## LASER
module LASER (
input CLK,
input RST,
input [3:0] X,
input [3:0] Y,
output reg [3:0] C1X,
output reg [3:0] C1Y,
output reg [3:0] C2X,
output reg [3:0] C2Y,
output reg DONE);
Size: ~1900 cells after synthesis, about 430 flip-flops, about 20000 um^2 of cells after synthesis.
clock: 4.63 ns
lec_check: 0
abc_area: 1
cap_margin: 20
cell_pad_in_sites_detail_placement: 2
cell_pad_in_sites_global_placement: 1
core_aspect_ratio: 1.53
core_margin: 4
core_utilization: 40
gpl_routability_driven: 0
gpl_timing_driven: 0
max_routing_layer: met5
min_routing_layer: met2
place_density: 0.41
slew_margin: 15
run.sh (not shown) runs the stock make flow with config.mk's settings and CLKGATE_MAP_FILE=.
The first run completed and failed the layout checks on negative setup slack.
Next try:
==> flow/config.mk (replaced) <==
export PLATFORM = sky130hd
export DESIGN_NAME = LASER
export DESIGN_NICKNAME = LASER
export VERILOG_FILES = /design/flow/design.v
export SDC_FILE = /design/flow/constraint.sdc
export NUM_CORES = 4
export LEC_CHECK = 0
export CAP_MARGIN = 20
export CELL_PAD_IN_SITES_DETAIL_PLACEMENT = 2
export CELL_PAD_IN_SITES_GLOBAL_PLACEMENT = 1
export CORE_MARGIN = 9
export CORE_UTILIZATION = 40
export GPL_ROUTABILITY_DRIVEN = 0
export MIN_ROUTING_LAYER = met2
export PLACE_DENSITY = 0.41
export SLEW_MARGIN = 20
==> flow/constraint.sdc (replaced) <==
create_clock -name core_clock -period 8.87 [get_ports {CLK}]
set_input_delay 1.7740 -clock core_clock [delete_from_list [all_inputs] [get_ports {CLK}]]
set_output_delay 1.7740 -clock core_clock [all_outputs]
set_load 0.01 [all_outputs]
With this change the flow finished clean; routed wire length fell by a quarter to a third; synthesized area came out lower by a few percent; via count falls by a quarter to a third; die size went up by a few percent; synthesized cell count drops by a quarter to a third; total power drops by well over a third; setup slack gets better by 2700 ps; design area decreases by roughly a tenth; sequential share of layout area grows by 4.9 points.
Next try:
==> flow/config.mk (replaced) <==
export PLATFORM = sky130hd
export DESIGN_NAME = LASER
export DESIGN_NICKNAME = LASER
export VERILOG_FILES = /design/flow/design.v
export SDC_FILE = /design/flow/constraint.sdc
export NUM_CORES = 4
export LEC_CHECK = 0
export CAP_MARGIN = 20
export CORE_MARGIN = 2
export CORE_UTILIZATION = 40
export SLEW_MARGIN = 20
==> flow/constraint.sdc (replaced) <==
create_clock -name core_clock -period 3.45 [get_ports {CLK}]
set_input_delay 0.6900 -clock core_clock [delete_from_list [all_inputs] [get_ports {CLK}]]
set_output_delay 0.6900 -clock core_clock [all_outputs]
set_load 0.01 [all_outputs]
Result: The new run finished but fails on negative setup slack. Register-to-register slack gets worse by 3600 ps. Core utilization climbs by 5.6 points. Via count drops by 20%. Setup slack gets worse by 3600 ps.
Next try:
--- a/flow/config.mk
+++ b/flow/config.mk
@@ -8,4 +8,7 @@
 export CAP_MARGIN = 20
 export CORE_MARGIN = 2
-export CORE_UTILIZATION = 40
+export CORE_UTILIZATION = 72
+export CTS_CLUSTER_SIZE = 49
+export PLACE_DENSITY_LB_ADDON = 0.0
+export SETUP_SLACK_MARGIN = 1.27
 export SLEW_MARGIN = 20
==> flow/constraint.sdc (replaced) <==
create_clock -name core_clock -period 4.34 [get_ports {CLK}]
set_input_delay 0.8680 -clock core_clock [delete_from_list [all_inputs] [get_ports {CLK}]]
set_output_delay 0.8680 -clock core_clock [all_outputs]
set_load 0.01 [all_outputs]
What happened:
- The changed run completed and failed the layout checks on negative setup slack
- routed wire length goes up by 35%
- sequential cell count is unchanged
- first-iteration DRC count rises by 130%
- final cell count falls by 16%
- setup slack gets better by 460 ps
- clock skew rose by 20 ps
- total power goes down by 24%

* * *

Setup of harbor:
The RTL this note starts from:
==> flow/design.v <==
module LASER (
input CLK,
input RST,
input [3:0] X,
input [3:0] Y,
output reg [3:0] C1X,
output reg [3:0] C1Y,
output reg [3:0] C2X,
output reg [3:0] C2Y,
output reg DONE);
parameter LFSR_WIDTH = 10;
parameter [LFSR_WIDTH-1:0] threshold = 10'd150;
reg [LFSR_WIDTH-1:0] q;  
wire feedback;  
assign feedback = q[9] ^ q[6];
always @(posedge CLK) begin
    if (RST)
        q <= 10'h1;  
    else
        q <= {q[LFSR_WIDTH-2:0], feedback};  
end
wire [3:0] step;
assign step = (q[5])? 4'b0001: 4'b0010;   
reg [1:0] current_state;
reg [1:0] next_state;
parameter  INIT = 0;
parameter READ = 1;
parameter WALK = 2;
parameter OUTPUT = 3;
reg [5:0] cover_prev;  
reg [5:0] cover_current;  
reg [5:0] cover_max;  
reg [5:0] cnt;  
reg [3:0] corX [39:0];  
reg [3:0] corY [39:0];
reg [3:0] x1, y1, x2, y2;  
reg [3:0] tmpX1, tmpY1, tmpX2, tmpY2; 
reg [3:0] dx1, dy1, dx2, dy2;
reg [19:0] round;  
parameter MAX_ROUND = 20'd2000;
parameter [5:0] LAST = 6'd41;  
always @(posedge CLK) begin
  if (current_state == INIT) begin
    corX[cnt] <= X;
    corY[cnt] <= Y;
  end
  if (current_state == READ || next_state == READ) begin
    corX[cnt] <= X;
    corY[cnt] <= Y;
  end
end
always @(*) begin
  if (cnt == 6'd0 || cnt == LAST || next_state == READ || RST) begin
    dx1 = 4'd0; dy1 = 4'd0;
    dx2 = 4'd0; dy2 = 4'd0;
  end
  else if (next_state == WALK) begin
    dx1 = (tmpX1 > corX[cnt-6'd1])? tmpX1 - corX[cnt-6'd1] : corX[cnt-6'd1] - tmpX1;
    dy1 = (tmpY1 > corY[cnt-6'd1])? tmpY1 - corY[cnt-6'd1] : corY[cnt-6'd1] - tmpY1;
    dx2 = (tmpX2 > corX[cnt-6'd1])? tmpX2 - corX[cnt-6'd1] : corX[cnt-6'd1] - tmpX2;
    dy2 = (tmpY2 > corY[cnt-6'd1])? tmpY2 - corY[cnt-6'd1] : corY[cnt-6'd1] - tmpY2;
  end
  else begin
    dx1 = 4'd0; dy1 = 4'd0;
    dx2 = 4'd0; dy2 = 4'd0;
  end
end
always @(posedge CLK) begin
  if (RST)
    current_state <= INIT;
  else
    current_state <= next_state;
end
always @(*) begin
  case (current_state)
    INIT:
      next_state = (RST)? INIT: READ;
    READ:
      next_state = (cnt == 6'd39)? WALK: READ;
    WALK:  
      next_state = (round == MAX_ROUND)? OUTPUT: WALK;
    OUTPUT:
      next_state = INIT;
    default:
      next_state = INIT;
  endcase
end
always @(posedge CLK) begin
  if (RST)
    round <= 0;
  else if (current_state == OUTPUT)
    round <= 0;
  else if (current_state == WALK) begin
    if (cnt == LAST)
      round <= round + 1;
  end
end
always @(posedge CLK) begin
  if (RST) begin
    tmpX2 <= 4'd7; 
  end
  else if (current_state == OUTPUT) begin
    tmpX2 <= 4'd7;
  end
  else if (current_state == WALK && cnt == 6'd0) begin  
    if (q[5]) tmpX2 <= (x2+step < 16)? x2+step : 15; 
    else      tmpX2 <= (x2 > step) ? x2-step : 0;  
  end
end
always @(posedge CLK) begin
  if (RST) begin
    tmpY2 <= 4'd7;
  end
  else if (current_state == OUTPUT) begin
    tmpY2 <= 4'd7;
  end
  else if (current_state == WALK && cnt == 6'd0) begin  
    if (q[9]) tmpY2 <= (y2+step < 16)? y2+step : 15;
    else      tmpY2 <= (y2 > step)? y2-step : 0;  
  end
end
always @(posedge CLK) begin
  if (RST) begin
    tmpX1 <= 4'd7;
  end
  else if (current_state == OUTPUT) begin
    tmpX1 <= 4'd7;
  end
  else if (current_state == WALK && cnt == 6'd0) begin  
    if (q[0]) tmpX1 <= (x1+step < 16)? x1+step : 15;  
    else      tmpX1 <= (x1 > step)? x1-step : 0; 
  end
end
always @(posedge CLK) begin
  if (RST) begin
    tmpY1 <= 4'd7;
  end
  else if (current_state == OUTPUT) begin
    tmpY1 <= 4'd7;
  end
  else if (current_state == WALK && cnt == 6'd0) begin  
    if (q[3]) tmpY1 <= (y1+step < 16)? y1+step : 15; 
    else      tmpY1 <= (y1 > step)? y1-step : 0;  
  end
end
always @(posedge CLK) begin
  if (RST) begin
    x1 <= 4'd0; y1 <= 4'd0;
    x2 <= 4'd8; y2 <= 4'd8;
  end
  else if (current_state == OUTPUT) begin
    x1 <= 4'd0; y1 <= 4'd0;
    x2 <= 4'd8; y2 <= 4'd8;
  end
  else if (current_state == WALK) begin
    if (cnt == LAST) begin
      if(cover_current > cover_prev) begin
        x1 <= tmpX1; y1 <= tmpY1;
        x2 <= tmpX2; y2 <= tmpY2;
      end
      else begin  
        if (q < threshold) begin  
          x1 <= tmpX1; y1 <= tmpY1;
          x2 <= tmpX2; y2 <= tmpY2;
        end
      end
    end
  end
end
always @(posedge CLK) begin
  if (RST)
    cover_prev <= 6'd0;
  else if (current_state == OUTPUT)
    cover_prev <= 6'd0;
  else if (current_state == WALK) begin
    if(cnt == LAST) begin  
      if(cover_current > cover_prev)
        cover_prev <= cover_current;
      else begin  
        if (q < threshold)   
          cover_prev <= cover_current;
      end
    end
  end
end
always @(posedge CLK) begin
  if(RST)
    cover_current <= 6'd0;
  else if(next_state == OUTPUT)   
    cover_current <= 6'd0;
  else if(current_state == WALK) begin
    if(cnt > 0) begin
      if (cnt == LAST)
        cover_current <= 6'd0;
      else begin
        cover_current <= cover_current +
        ((dx1 + dy1 <= 4) || (dx1 == 3 && dy1 == 2) || (dx1 == 2 && dy1 == 3) ||
         (dx2 + dy2 <= 4) || (dx2 == 3 && dy2 == 2) || (dx2 == 2 && dy2 == 3));        
      end
    end
    else 
      cover_current <= 6'd0;
  end
  else
    cover_current <= 6'd0;
end
always @(posedge CLK) begin
  if(RST)
    cover_max <= 6'd0;
  else if(current_state == WALK) begin
    if(cnt == LAST) begin  
      if(cover_current > cover_max)
        cover_max <= cover_current;
    end
  end
  else if(current_state == OUTPUT)
    cover_max <= 0;
  else
    cover_max <= 0;
end
always @(posedge CLK) begin
  if (RST)
    cnt <= 0;
  else if (current_state == OUTPUT || next_state == OUTPUT)
    cnt <= 0;
  else if (next_state == READ)  
    cnt <= cnt + 1;
  else if (current_state == WALK) begin
      cnt <= (cnt == LAST)? 0: cnt+1;
  end
  else
    cnt <= 0;
end
always @(posedge CLK) begin
  if (RST) begin
    C1X <= 4'd7; C1Y <= 4'd7;
    C2X <= 4'd7; C2Y <= 4'd7;
  end
  else if (current_state == WALK) begin
    if(cnt == LAST) begin
      if(cover_current > cover_max) begin
        C1X <= tmpX1; C1Y <= tmpY1;
        C2X <= tmpX2; C2Y <= tmpY2;
      end
    end
  end
end
always @(posedge CLK) begin
  if(RST)
    DONE <= 1'b0;
  else if (next_state == OUTPUT)
    DONE <= 1'b1;
  else
    DONE <= 1'b0;
end
endmodule
Settings: LEC_CHECK=0, CAP_MARGIN=20, CORE_MARGIN=2, CORE_UTILIZATION=72, CTS_CLUSTER_DIAMETER=362, HOLD_SLACK_MARGIN=0.29, PLACE_DENSITY_LB_ADDON=0.0, SETUP_SLACK_MARGIN=-0.35, SLEW_MARGIN=20; clock period 3.39 ns.
harbor: aborted in detailed placement (3_5_place_dp) (tool error)
[inputs] garnet vs harbor
- a deleted PLACE_DENSITY_LB_ADDON that had been 0.0
- a deleted SETUP_SLACK_MARGIN that had been -0.35
- a deleted HOLD_SLACK_MARGIN that had been 0.29
- a change of CORE_UTILIZATION from 72 to 28
- a deleted CTS_CLUSTER_DIAMETER that had been 362
- a change of the clock period (ns, I/O delays scaled along) from 3.39 to 7.48
==> comparison <==
garnet finished every step from synthesis to the final layout, and the layout passed the timing, DRC and antenna checks.
Reported for harbor and garnet, proportion of synthesized chip area in sequential cells turned out identical to the last digit.
Yosys synthesis chip area essentially unchanged between garnet and harbor.
Die area | garnet > harbor
The portion of netlist area occupied by mux cells on harbor is in line with that on garnet.
Compared with harbor, in garnet starting density of the core lost 44 points; area after synthesis neither gained nor lost much; synthesized area divided by synthesized cell count neither gained nor lost much; count of standard-cell rows picked up an extra 36.
| total core area | garnet vs harbor | worse |
#### Input delta (quartz over garnet)
- CORE_UTILIZATION now 71, was 28
- CTS_CLUSTER_SIZE now 13, previously not set
- PLACE_DENSITY_LB_ADDON now 0.02, previously not set
- the clock period (ns, I/O delays scaled along) now 4.88, was 7.48
==> comparison <==
No crash in quartz: every stage finished, but the layout fails its final checks due to setup timing. garnet → quartz: instance count on the critical path rose 1, total leakage power grew by 7.2%, number of buffers outside the clock class in the layout +121, share of the core filled by cells before placement rose 44 points.
Setup changes, quartz to fjord
- a deleted PLACE_DENSITY_LB_ADDON that had been 0.02
- a change of CORE_UTILIZATION from 71 to 72
- a deleted CTS_CLUSTER_SIZE that had been 13
- an added ABC_AREA of 1
- an added CTS_CLUSTER_DIAMETER of 393
- a change of the clock period (ns, I/O delays scaled along) from 4.88 to 3.73
- fjord finished all stages; layout check result: FAIL, due to setup timing.
- Measured against each other, fjord and quartz differ in total leakage power, the lower figure coming from quartz.
- Against quartz, internal power component in fjord came out worse.
- Relative to quartz, the combinational group share of total power of fjord is lower by 0.4 points.
- Worst vdd rail ir drop across fjord and quartz: no real change.
- Comparing fjord and quartz, the lower post-detailed-route wirelength per cell is on fjord.
- The final reports for fjord and quartz show number of cell instances after yosys synthesis higher in the former.
- Data required time of the critical path: fjord vs quartz down 1.09 ns
- Compared with quartz, in fjord post-detailed-placement cell area rose by about 5%; worst slack at placement went down 0.58 ns; tapcell count increased by 31 relative to the old numbers.

* * *

run A:
RTL: the design.v shown in full above, as it stands there.
clock: 4.7 ns
lec_check: 0
abc_area: 1
cap_margin: 20
cell_pad_in_sites_global_placement: 0
core_aspect_ratio: 0.9
core_margin: 2
core_utilization: 72
cts_cluster_diameter: 375
min_routing_layer: met1
place_density_lb_addon: 0.14
setup_slack_margin: -0.31
slew_margin: 15
Status run A: flow complete, layout not clean - negative setup slack
Changes in run B relative to run A:
Settings: removing CELL_PAD_IN_SITES_GLOBAL_PLACEMENT (formerly 0); changing SETUP_SLACK_MARGIN from -0.31 to 1.17; changing PLACE_DENSITY_LB_ADDON from 0.14 to 0.0; changing SLEW_MARGIN from 15 to 20; removing MIN_ROUTING_LAYER (formerly met1); setting CTS_CLUSTER_SIZE to 47 for the first time; removing ABC_AREA (formerly 1); removing CORE_ASPECT_RATIO (formerly 0.9); removing CTS_CLUSTER_DIAMETER (formerly 375); changing the clock period (ns, I/O delays scaled along) from 4.7 to 4.38.
Results
What the final checks of run B revealed, after a flow that finished every stage, was a layout that fails on negative setup slack.
The biggest combinational cell group after synthesis comes out simple AND/OR/NAND/NOR gates in one run and multiplexers in the other, namely in run A and run B respectively.
When the final numbers for run B and run A were put side by side, the share of the core filled with cells turned out to be smaller in run B.
Run B against run A: arrival time of data at the critical path endpoint has increased, synthesized netlist net count has decreased.
Per the comparison of run B with run A, non-clock buffer count increased 12; number of instances on the worst hold path went down 1.
Comparing clock period minus final worst setup slack for run B and run A, the bigger number came from run B.
When run B is set beside run A, its met1 global-route usage turns out to be 5.1 points larger.
Comparing run B and run A, the lower total number of cells along the worst setup path was measured on run B.
Run B vs run A, total non-filler cell area in the finished layout went down by 560 um2.
Highest-delay cell along the critical path: sky130_fd_sc_hd__fa_2 -> run A, sky130_fd_sc_hd__nor2b_1 -> run B
Re proportion of cell area occupied by registers: run B is 1.2 points up on run A.
Inputs modified between run B and run C:
Settings: PLACE_DENSITY_LB_ADDON: 0.0 -> unset; SETUP_SLACK_MARGIN: 1.17 -> unset; CTS_CLUSTER_SIZE: 47 -> unset; CORE_UTILIZATION: 72 -> 22; the clock period (ns, I/O delays scaled along): 4.38 -> 5.86.
==> results <==
- Run C ran to completion and came out clean on the timing, DRC and antenna checks.
- [diff] worst slack at placement, run C relative to run B: improvement
- Power (run C / run B): 0.68
- Net count of the finished layout (run C over run B): decrease, 87
- Compared with run B, run C shows a lower part of the cycle the worst path needs.
- Run C vs. run B: via count now smaller; combinational fraction of design power now smaller.
- Worst setup slack delta for run C relative to run B: 1.77 ns higher
- Final standard cell count with taps included and fillers excluded was higher in the run labelled run C.
diff inputs: run C => run D
Settings: CORE_UTILIZATION: 22 -> 68; HOLD_SLACK_MARGIN: unset -> -0.09; CAP_MARGIN: 20 -> 0; the clock period (ns, I/O delays scaled along): 5.86 -> 4.0.
Findings:
Run D: flow complete, layout not clean; failing: negative setup slack. Run D ended with more met2 layer wire length in the routed design than run C. [compare] base=run C new=run D: number of antenna violations at the first check in global routing moved down, cell count along the critical path moved down, number of non-clock buffers increased 115, utilization rose 57 points.
Power and IR drop assume default switching activity.
